Design fbindct_8bit, start of the top module:
module fbindct_8bit #(
  parameter IN_WIDTH = 8,                                  
  parameter INT_BITS = 6,                                  
  parameter FRAC_BITS = 6,                                 
  parameter INTER_WIDTH = IN_WIDTH + INT_BITS + FRAC_BITS, 
  parameter OUT_WIDTH = 20                                 
)(
  input                                        clk,
  input                                        rst,
  input signed [8*IN_WIDTH-1:0]                x_in,         
  input                                        ready_in,     
  input                                        load,         
  output                                       valid_out,    
  output signed [8*OUT_WIDTH-1:0]              y_out         
);
parameter [1:0] IDLE = 2'b00;
parameter [1:0] WAIT = 2'b01;
parameter [1:0] SEND = 2'b10;
reg [1:0] state;
parameter [1:0] STAGE1 = 2'b00;
parameter [1:0] STAGE2 = 2'b01;
parameter [1:0] STAGE3 = 2'b10;
parameter [1:0] STAGE4 = 2'b11;
  ...
export LEC_CHECK = 0
export CAP_MARGIN = 20
export CORE_MARGIN = 2
export CORE_UTILIZATION = 61
export SETUP_SLACK_MARGIN = 0.61
export SLEW_MARGIN = 20
export TNS_END_PERCENT = 5
create_clock -name core_clock -period 4.83 [get_ports {clk}]
run.sh (not shown) runs the stock make flow with config.mk's settings and CLKGATE_MAP_FILE=.
The first run completed, yet does not pass: setup timing.
Rerun with:
- CORE_UTILIZATION: 61 -> 40
- SETUP_SLACK_MARGIN: 0.61 -> 0.67
- TNS_END_PERCENT: 5 -> default
- clock period: 4.83 -> 6.09 ns (I/O delays scaled with it)
- With this change the flow produced a clean layout
- routed wire length goes down by 4.5%
- power decreases by 31%
- global-route usage shrinks by 11 points
- combinational power shrinks by 40%
- final cell count goes up by 3.4%
- critical path depth is unchanged
- via count came out lower by 8.0%
Rerun with:
- SETUP_SLACK_MARGIN: 0.67 -> default
Wire length is about the same.
Register-to-register slack degrades by 0.42 ns.
Design area drops by about 0.8%.
Core utilization drops by 0.40 points.
Clock skew drops by 0.015 ns.
Global-route usage hardly moves.
Hold slack degrades by 0.0058 ns.
Rerun with:
- CORE_UTILIZATION: 40 -> 72
- CTS_CLUSTER_SIZE: default -> 42
- SETUP_SLACK_MARGIN: default -> 0.65
- clock period: 6.09 -> 5.08 ns (I/O delays scaled with it)
Effect: Now the flow reached the layout checks and failed them: setup timing. First-iteration DRC count rose to 3.8 times its value. Power went up by 64%. Synthesized cell count stays the same. Sequential cell count does not change. Area after synthesis is unchanged. Clock skew goes up by 0.025 ns. Via count came out higher by 28%. Register-to-register slack loses 2.4 ns. Clock-buffer cell count goes down by 15.
Rerun with:
- CORE_UTILIZATION: 72 -> 40
- CTS_CLUSTER_SIZE: 42 -> default
- MAX_ROUTING_LAYER: default -> met4
- SETUP_SLACK_MARGIN: 0.65 -> default
- TNS_END_PERCENT: default -> 85
- clock period: 5.08 -> 10.0 ns (I/O delays scaled with it)
What happened: With this change the flow completed with no timing, DRC or antenna violations. Routed wire length is lower by 36%. Worst setup slack improves by 6.0 ns. Power is lower by 63%. Core utilization is lower by 42 points. Global-route usage is lower by 26 points. First-iteration DRC count is lower by 75%. Synthesized cell count stays the same. Combinational power is lower by 71%. Register-to-register slack improves by 6.0 ns. Via count is lower by 22%. Worst hold slack degrades by 0.0088 ns.
Rerun with:
- CELL_PAD_IN_SITES_DETAIL_PLACEMENT: default -> 2
- CELL_PAD_IN_SITES_GLOBAL_PLACEMENT: default -> 3
- CORE_UTILIZATION: 40 -> 67
- SETUP_SLACK_MARGIN: default -> -0.99
- TNS_END_PERCENT: 85 -> 65
The new run never finished: it broke off in 3_1_place_gp_skip_io with GPL-0301.
Area after synthesis is unchanged.
Synthesized cell count stays the same.
Die size falls by 40%.

* * *

Starting RTL as in the previous note.
Design fbindct_8bit, start of the top module:
module fbindct_8bit #(
  parameter IN_WIDTH = 8,                                  
  parameter INT_BITS = 6,                                  
  parameter FRAC_BITS = 6,                                 
  parameter INTER_WIDTH = IN_WIDTH + INT_BITS + FRAC_BITS, 
  parameter OUT_WIDTH = 20                                 
)(
  input                                        clk,
  input                                        rst,
  input signed [8*IN_WIDTH-1:0]                x_in,         
  input                                        ready_in,     
  input                                        load,         
  output                                       valid_out,    
  output signed [8*OUT_WIDTH-1:0]              y_out         
);
parameter [1:0] IDLE = 2'b00;
parameter [1:0] WAIT = 2'b01;
parameter [1:0] SEND = 2'b10;
reg [1:0] state;
parameter [1:0] STAGE1 = 2'b00;
parameter [1:0] STAGE2 = 2'b01;
parameter [1:0] STAGE3 = 2'b10;
parameter [1:0] STAGE4 = 2'b11;
reg [1:0] stage;
reg signed [IN_WIDTH-1:0] x_reg_0, x_reg_1, x_reg_2, x_reg_3, x_reg_4, x_reg_5, x_reg_6, x_reg_7;
reg done;
assign valid_out = done;
always @(posedge clk) begin : state_machine
  if (rst) begin
    state <= IDLE;
    stage <= STAGE1;
    done <= 1'b0;
    x_reg_0 <= 0;
    x_reg_1 <= 0;
    x_reg_2 <= 0;
    x_reg_3 <= 0;
    x_reg_4 <= 0;
    x_reg_5 <= 0;
    x_reg_6 <= 0;
    x_reg_7 <= 0;
  end else begin
    case (state)
      IDLE: begin
        if(load) begin
          x_reg_0 <= x_in[1*IN_WIDTH-1:0*IN_WIDTH];
          x_reg_1 <= x_in[2*IN_WIDTH-1:1*IN_WIDTH];
          x_reg_2 <= x_in[3*IN_WIDTH-1:2*IN_WIDTH];
          x_reg_3 <= x_in[4*IN_WIDTH-1:3*IN_WIDTH];
          x_reg_4 <= x_in[5*IN_WIDTH-1:4*IN_WIDTH];
          x_reg_5 <= x_in[6*IN_WIDTH-1:5*IN_WIDTH];
          x_reg_6 <= x_in[7*IN_WIDTH-1:6*IN_WIDTH];
          x_reg_7 <= x_in[8*IN_WIDTH-1:7*IN_WIDTH];
          state <= WAIT;
        end
      end
      WAIT: begin
        case (stage)
          STAGE1: begin 
  ...
clock: 7.51 ns
lec_check: 0
abc_area: 1
cap_margin: 20
cell_pad_in_sites_detail_placement: 1
core_aspect_ratio: 0.7
core_margin: 2
core_utilization: 40
cts_cluster_size: 92
hold_slack_margin: 0.22
min_routing_layer: met2
setup_slack_margin: 1.98
slew_margin: 10
The baseline finished clean.
Rerun with:
- ABC_AREA: 1 -> not set
- CELL_PAD_IN_SITES_DETAIL_PLACEMENT: 1 -> not set
- CORE_ASPECT_RATIO: 0.7 -> not set
- CORE_UTILIZATION: 40 -> 72
- CTS_CLUSTER_DIAMETER: not set -> 378
- CTS_CLUSTER_SIZE: 92 -> not set
- HOLD_SLACK_MARGIN: 0.22 -> not set
- MIN_ROUTING_LAYER: met2 -> not set
- SETUP_SLACK_MARGIN: 1.98 -> not set
- SLEW_MARGIN: 10 -> 20
- TNS_END_PERCENT: not set -> 5
- clock period: 7.51 -> 5.08 ns (I/O delays scaled with it)
After rerunning: With this change the flow completed and failed the layout checks on setup timing; non-clock buffer count increases by 109; via count drops by 34%; clock power goes up by 42%.
Rerun with:
- CTS_CLUSTER_DIAMETER: 378 -> not set
- CTS_CLUSTER_SIZE: not set -> 98
- clock period: 5.08 -> 5.7 ns (I/O delays scaled with it)
The new run ran to the end with no violations.
First-iteration DRC count is lower by about 10%.
Worst hold slack gets better by 0.0038 ns.
Area after synthesis does not change.
Clock-buffer cell count grows by 4.
Register-to-register slack is better by 0.40 ns.
Utilization falls by 2.3 points.
Final area falls by 2.7%.
Rerun with:
- CORE_UTILIZATION: 72 -> 66
- CTS_CLUSTER_SIZE: 98 -> not set
- TNS_END_PERCENT: 5 -> not set
- clock period: 5.7 -> 5.07 ns (I/O delays scaled with it)
Now the flow produced a layout that fails on setup timing.
Sequential share of layout area shrinks by 0.90 points.
Global-route usage went down by 2.6 points.
Design area went up by 3.6%.
Maximum frequency came out higher by 4.8%.
Setup slack is worse by 0.38 ns.
Count of clock-buffer cells in the layout is higher by 3.
Sequential power went up by 13%.
Core utilization goes down by 4.0 points.
Rerun with:
- CORE_UTILIZATION: 66 -> 40
- clock period: 5.07 -> 4.78 ns (I/O delays scaled with it)
After rerunning: The new run finished with setup timing left. Cell area rose by 5.6%. Worst setup slack degrades by 0.18 ns. Combinational power rose by about 20%. Via count fell by 4.8%. Die area rose by 64%. Utilization fell by 28 points. Power rose by 16%.

* * *

== lane 1 ==
Starting RTL as in the previous note.
==> flow/design.v (excerpt) <==
module fbindct_8bit #(
  parameter IN_WIDTH = 8,                                  
  parameter INT_BITS = 6,                                  
  parameter FRAC_BITS = 6,                                 
  parameter INTER_WIDTH = IN_WIDTH + INT_BITS + FRAC_BITS, 
  parameter OUT_WIDTH = 20                                 
)(
  input                                        clk,
  input                                        rst,
  input signed [8*IN_WIDTH-1:0]                x_in,         
  input                                        ready_in,     
  input                                        load,         
  output                                       valid_out,    
  output signed [8*OUT_WIDTH-1:0]              y_out         
);
==> flow/config.mk <==
export PLATFORM = sky130hd
export DESIGN_NAME = fbindct_8bit
export DESIGN_NICKNAME = fbindct_8bit
export VERILOG_FILES = /design/flow/design.v
export SDC_FILE = /design/flow/constraint.sdc
export NUM_CORES = 4
export LEC_CHECK = 0
export ABC_AREA = 1
export CAP_MARGIN = 30
export CELL_PAD_IN_SITES_DETAIL_PLACEMENT = 1
export CORE_MARGIN = 4
export CORE_UTILIZATION = 17
export CTS_CLUSTER_SIZE = 78
export HOLD_SLACK_MARGIN = -0.09
export MAX_ROUTING_LAYER = met4
export MIN_ROUTING_LAYER = met2
export PLACE_DENSITY_LB_ADDON = 0.19
export SETUP_SLACK_MARGIN = 1.13
export SLEW_MARGIN = 20
==> flow/constraint.sdc <==
create_clock -name core_clock -period 4.79 [get_ports {clk}]
set_input_delay 0.9580 -clock core_clock [delete_from_list [all_inputs] [get_ports {clk}]]
set_output_delay 0.9580 -clock core_clock [all_outputs]
set_load 0.01 [all_outputs]
The following lists how lane 2 was set up differently from lane 1:
- a deleted PLACE_DENSITY_LB_ADDON that had been 0.19
- a deleted CTS_CLUSTER_SIZE that had been 78
- a deleted SETUP_SLACK_MARGIN that had been 1.13
- a change of CORE_UTILIZATION from 17 to 58
- a deleted HOLD_SLACK_MARGIN that had been -0.09
- a change of CAP_MARGIN from 30 to 20
- a deleted MAX_ROUTING_LAYER that had been met4
- a deleted ABC_AREA that had been 1
- a deleted MIN_ROUTING_LAYER that had been met2
- a change of CORE_MARGIN from 4 to 2
- a deleted CELL_PAD_IN_SITES_DETAIL_PLACEMENT that had been 1
- a change of the clock period (ns, I/O delays scaled along) from 4.79 to 6.09
Results
Comparing lane 2 and lane 1, the lower multi-input combinational cell count is on lane 2. In the metrics for lane 2 and lane 1, the one carrying the higher power after layout is lane 1. From lane 1 to lane 2 the numbers moved as follows: die size saw a decrease; met3 capacity usage during global routing has decreased; final instance area went down. Lane 2 vs lane 1, origin of the worst setup path: c_reg_6[4]$_SDFFE_PP0P_ vs a_reg_5[9]$_SDFFE_PP0P_.
What lane 3 does differently from lane 2 at the input level:
- swapping 20 for 15 in CAP_MARGIN
- putting SETUP_SLACK_MARGIN at 0.61 where nothing was set
- swapping 6.09 for 4.83 in the clock period (ns, I/O delays scaled along)
--- outcome ---
- As of lane 3, routed wire length had risen by a few percent compared to lane 2.
- The final reports for lane 3 and lane 2 show final core utilization higher in the former.
- Final critical-path share of the clock period for lane 3: 15 points up relative to lane 2
- As far as post-synthesis instance total goes, lane 3 and lane 2 are indistinguishable; the numbers are identical.
- Cmp lane 3 and lane 2 / tally of filler cells in the layout / higher: lane 2
- Setup slack (higher): lane 2
- Final checks on lane 3, whose flow otherwise completed, came back failing, citing negative setup slack.
Here is what was changed in the inputs of lane 4 compared with lane 3.
- changing CAP_MARGIN from 15 to 20
- setting MAX_ROUTING_LAYER to met4 for the first time
- changing CORE_UTILIZATION from 58 to 65
Results
Lane 4: complete, dirty (negative setup slack)
Going from lane 3 to lane 4, final net count shrank slightly.
Relative to lane 3, minimum clock period after layout has decreased by 0.0037 ns in lane 4.
Post-route cell area (lane 4 vs. lane 3) decreases slightly
Of lane 4 and lane 3, it is lane 4 that has the higher number of iterations in the first detailed-routing pass.
Power is estimated from default activity; no workload was simulated.
